// ClockTest
module ClockTest(
	input clk,
	input rst,
	input btn,
	output reg [6:0] seg,  
	output reg [3:0] an,
	output reg buttons_pressed, 
	output reg buttons_released 
);
	wire is_divisible;  
   reg [7:0] counter;  
   reg [35:0] cnt;	 
   wire buttons_out;
	reg buttons_out_prev;
   wire [6:0] segments [15:0];  
	reg [3:0] ones;  
   reg [3:0] tens;  
	reg [3:0] s_ones;  
	reg [3:0] s_tens;  
   reg [6:0] refresh_counter;  
   reg refresh_flag;	 
   reg [7:0] clk_display;  
      assign segments[0] = 7'b1000000;   
      assign segments[1] = 7'b1111001;   
      assign segments[2] = 7'b0100100;   
      assign segments[3] = 7'b0110000;   
      assign segments[4] = 7'b0011001;   
      assign segments[5] = 7'b0010010;   
      assign segments[6] = 7'b0000010;   
      assign segments[7] = 7'b1111000;   
      assign segments[8] = 7'b0000000;   
      assign segments[9] = 7'b0010000;   
      assign segments[10] = 7'b0001000;  
      assign segments[11] = 7'b0000011;  
      assign segments[12] = 7'b1000110;  
      assign segments[13] = 7'b0100001;  
      assign segments[14] = 7'b0000110;  
  ...
Size: about 4300 cells after synthesis, about 100 flip-flops, ~16 I/O pins.
==> flow/config.mk <==
export PLATFORM = sky130hd
export DESIGN_NAME = ClockTest
export DESIGN_NICKNAME = ClockTest
export VERILOG_FILES = /design/flow/design.v
export SDC_FILE = /design/flow/constraint.sdc
export NUM_CORES = 4
export LEC_CHECK = 0
export CAP_MARGIN = 30
export CELL_PAD_IN_SITES_DETAIL_PLACEMENT = 1
export CORE_ASPECT_RATIO = 0.53
export CORE_MARGIN = 2
export CORE_UTILIZATION = 40
export CTS_CLUSTER_DIAMETER = 236
export GPL_ROUTABILITY_DRIVEN = 0
export HOLD_SLACK_MARGIN = 0.08
export MAX_ROUTING_LAYER = met4
export PLACE_DENSITY_LB_ADDON = 0.27
export SETUP_SLACK_MARGIN = 5.0
export SLEW_MARGIN = 20
export TNS_END_PERCENT = 10
==> flow/constraint.sdc <==
create_clock -name core_clock -period 50.0 [get_ports {clk}]
set_input_delay 10.0000 -clock core_clock [delete_from_list [all_inputs] [get_ports {clk}]]
set_output_delay 10.0000 -clock core_clock [all_outputs]
set_load 0.01 [all_outputs]
run.sh (not shown) runs the stock make flow with config.mk's settings and CLKGATE_MAP_FILE=.
The first run finished clean.
Rerun with:
- ABC_AREA: not set -> 1
- CELL_PAD_IN_SITES_DETAIL_PLACEMENT: 1 -> 0
- CORE_MARGIN: 2 -> 10
After rerunning: The changed run finished clean; wire length drops by about a fifth; total power fell by roughly a tenth; first-iteration DRC count decreases by about a fifth; die size is higher by a quarter to a third; area after synthesis increases by about a fifth.
Rerun with:
- ABC_AREA: 1 -> not set
- CAP_MARGIN: 30 -> 20
- CELL_PAD_IN_SITES_DETAIL_PLACEMENT: 0 -> not set
- CORE_ASPECT_RATIO: 0.53 -> not set
- CORE_MARGIN: 10 -> 2
- CTS_CLUSTER_DIAMETER: 236 -> not set
- GPL_ROUTABILITY_DRIVEN: 0 -> not set
- HOLD_SLACK_MARGIN: 0.08 -> not set
- MAX_ROUTING_LAYER: met4 -> not set
- PLACE_DENSITY_LB_ADDON: 0.27 -> not set
- SETUP_SLACK_MARGIN: 5.0 -> not set
- TNS_END_PERCENT: 10 -> not set
- clock period: 50.0 -> 46.0 ns (I/O delays scaled with it)
Outcome: Power grows by 21%. Routed wire length shrinks by 6.8%. Synthesized cell count shrinks by 25%. Clock-buffer cell count shrinks by 1. Setup slack degrades by 16000 ps. First-iteration DRC count shrinks by 15%. Fmax shrinks by 27%. Die size shrinks by 22%.
Rerun with:
- ABC_AREA: not set -> 1
- CORE_UTILIZATION: 40 -> 70
- PLACE_DENSITY_LB_ADDON: not set -> 0.01
- clock period: 46.0 -> 25.9 ns (I/O delays scaled with it)
Clock power climbs by 82%.
Global-route usage grows by 11 points.
Count of clock-buffer cells in the layout is unchanged.
Critical path depth rises by 65.
Design area climbs by 17%.
Worst setup slack got worse by 1400 ps.
Synthesized area grows by 15%.
Rerun with:
- ABC_AREA: 1 -> not set
- CORE_UTILIZATION: 70 -> 40
- PLACE_DENSITY_LB_ADDON: 0.01 -> not set
- clock period: 25.9 -> 50.0 ns (I/O delays scaled with it)
Global-route usage fell by 11 points.
Design area fell by 15%.
Worst hold slack gains 25 ps.
Synthesized cell count fell by 25%.
Area after synthesis fell by 13%.
Rerun with:
- CELL_PAD_IN_SITES_GLOBAL_PLACEMENT: not set -> 2
- CORE_MARGIN: 2 -> 9
- CTS_CLUSTER_DIAMETER: not set -> 317
- GPL_ROUTABILITY_DRIVEN: not set -> 1
- MIN_ROUTING_LAYER: not set -> met2
- PLACE_DENSITY_LB_ADDON: not set -> 0.07
- SETUP_SLACK_MARGIN: not set -> -1.19
- SLEW_MARGIN: 20 -> 5
Now the flow reached the layout checks and failed them: design-rule violations.
Hold slack gains 8.7 ps.
Final cell count is higher slightly.
Clock-buffer cell count does not change.
Via count rose by well over a third.
Worst setup slack got worse by 1700 ps.
Die area climbs by roughly a tenth.

* * *

Setup of red:
Starting RTL as in the previous note.
Settings: LEC_CHECK=0, CAP_MARGIN=20, CELL_PAD_IN_SITES_DETAIL_PLACEMENT=0, CELL_PAD_IN_SITES_GLOBAL_PLACEMENT=0, CORE_MARGIN=2, CORE_UTILIZATION=72, CTS_CLUSTER_DIAMETER=236, CTS_CLUSTER_SIZE=87, GPL_ROUTABILITY_DRIVEN=0, PLACE_DENSITY_LB_ADDON=0.27, SETUP_SLACK_MARGIN=5.0, SLEW_MARGIN=20, TNS_END_PERCENT=5; clock period 33.3 ns.
red failed in global routing (5_1_grt) with GRT-0116.
#### Input delta (blue over red)
Settings: a change of PLACE_DENSITY_LB_ADDON from 0.27 to 0.11; an added GPL_TIMING_DRIVEN of 0; a change of CORE_MARGIN from 2 to 10; a deleted TNS_END_PERCENT that had been 5; a change of CTS_CLUSTER_SIZE from 87 to 24; a change of CORE_UTILIZATION from 72 to 64; a deleted SETUP_SLACK_MARGIN that had been 5.0; a change of the clock period (ns, I/O delays scaled along) from 33.3 to 55.3.
Findings:
Every stage of the flow completed for blue, and the final layout passed the timing, DRC and antenna checks. Of red and blue, red shows the higher post-CTS setup repair buffer count, with blue below it. Die area | blue > red. For post-synthesis instance area, blue and red come out practically identical.
Input-level comparison between green and blue:
Settings: a deleted PLACE_DENSITY_LB_ADDON that had been 0.11; a change of CTS_CLUSTER_DIAMETER from 236 to 220; a deleted GPL_TIMING_DRIVEN that had been 0; a change of CORE_MARGIN from 10 to 2; an added PLACE_DENSITY of 0.43; an added ABC_AREA of 1; an added SETUP_SLACK_MARGIN of 5.0; an added CORE_ASPECT_RATIO of 0.5; a change of CTS_CLUSTER_SIZE from 24 to 98; a change of CORE_UTILIZATION from 64 to 72; a change of the clock period (ns, I/O delays scaled along) from 55.3 to 57.8.
- green: full flow OK, the timing, DRC and antenna checks passed
- Compared with blue, green shows antenna diode count higher by 1.
- From blue to green the numbers moved as follows: detailed-routing iteration count for the pre-antenna-repair pass higher, die extent in x higher, area added between synthesis and finish lower.
- Diff blue -> green | overall chip area | down by more than 10%
- Per the comparison of green with blue, share of synthesized area occupied by flip-flops and latches dropped 1.1 points, synthesized area climbed 4600 um2, mux share of post-synthesis cell area dropped 4.8 points.

* * *

Setup of nickel:
Starting RTL as in the previous note.
clock: 45.2 ns
lec_check: 0
abc_area: 1
cap_margin: 20
core_margin: 2
core_utilization: 70
cts_cluster_size: 89
hold_slack_margin: -0.1
max_routing_layer: met4
slew_margin: 20
Relative to nickel, the following input files were edited for quartz:
- CTS_CLUSTER_SIZE no longer set, was 89
- HOLD_SLACK_MARGIN no longer set, was -0.1
- ABC_AREA no longer set, was 1
- CORE_UTILIZATION now 61, was 70
- the clock period (ns, I/O delays scaled along) now 32.8, was 45.2
Results
Diff nickel and quartz: cell depth of the worst setup path lower in quartz
Of nickel and quartz, the run reporting the lower met2 layer usage reported by global route was nickel.
Detailed route, quartz vs nickel: via total higher for quartz
quartz supports a lower top clock frequency than nickel.
Sequential cell count of quartz is on par with nickel.
| total cell area reported by yosys after synthesis | higher: nickel |
Lower gate count after technology mapping was reported by quartz, not nickel.

* * *

Starting RTL as in the previous note.
Settings: LEC_CHECK=0, ABC_AREA=1, CAP_MARGIN=0, CELL_PAD_IN_SITES_DETAIL_PLACEMENT=0, CELL_PAD_IN_SITES_GLOBAL_PLACEMENT=2, CORE_MARGIN=3, CORE_UTILIZATION=59, CTS_CLUSTER_DIAMETER=111, CTS_CLUSTER_SIZE=24, GPL_ROUTABILITY_DRIVEN=0, GPL_TIMING_DRIVEN=0, HOLD_SLACK_MARGIN=0.29, MAX_ROUTING_LAYER=met5, PLACE_DENSITY_LB_ADDON=0.11, SETUP_SLACK_MARGIN=5.0, SLEW_MARGIN=20, TNS_END_PERCENT=35; clock period 55.3 ns.
The first run died in 3_1_place_gp_skip_io.
Then changed:
ABC_AREA = unset   (was 1)
CAP_MARGIN = 20   (was 0)
CELL_PAD_IN_SITES_DETAIL_PLACEMENT = unset   (was 0)
CELL_PAD_IN_SITES_GLOBAL_PLACEMENT = unset   (was 2)
CORE_MARGIN = 2   (was 3)
CORE_UTILIZATION = 18   (was 59)
CTS_CLUSTER_DIAMETER = unset   (was 111)
CTS_CLUSTER_SIZE = unset   (was 24)
GPL_ROUTABILITY_DRIVEN = unset   (was 0)
GPL_TIMING_DRIVEN = unset   (was 0)
HOLD_SLACK_MARGIN = unset   (was 0.29)
MAX_ROUTING_LAYER = unset   (was met5)
PLACE_DENSITY_LB_ADDON = unset   (was 0.11)
SETUP_SLACK_MARGIN = unset   (was 5.0)
TNS_END_PERCENT = unset   (was 35)
clock period = 46.0 ns   (was 55.3 ns; I/O delays follow)
After rerunning: This time the run ran to the end with no violations. Die size went up to 2.8 times its value. Area after synthesis went down by roughly a tenth. Synthesized cell count went down by a quarter to a third.
Power figures rest on the tool's default switching activity, not on a simulated workload.
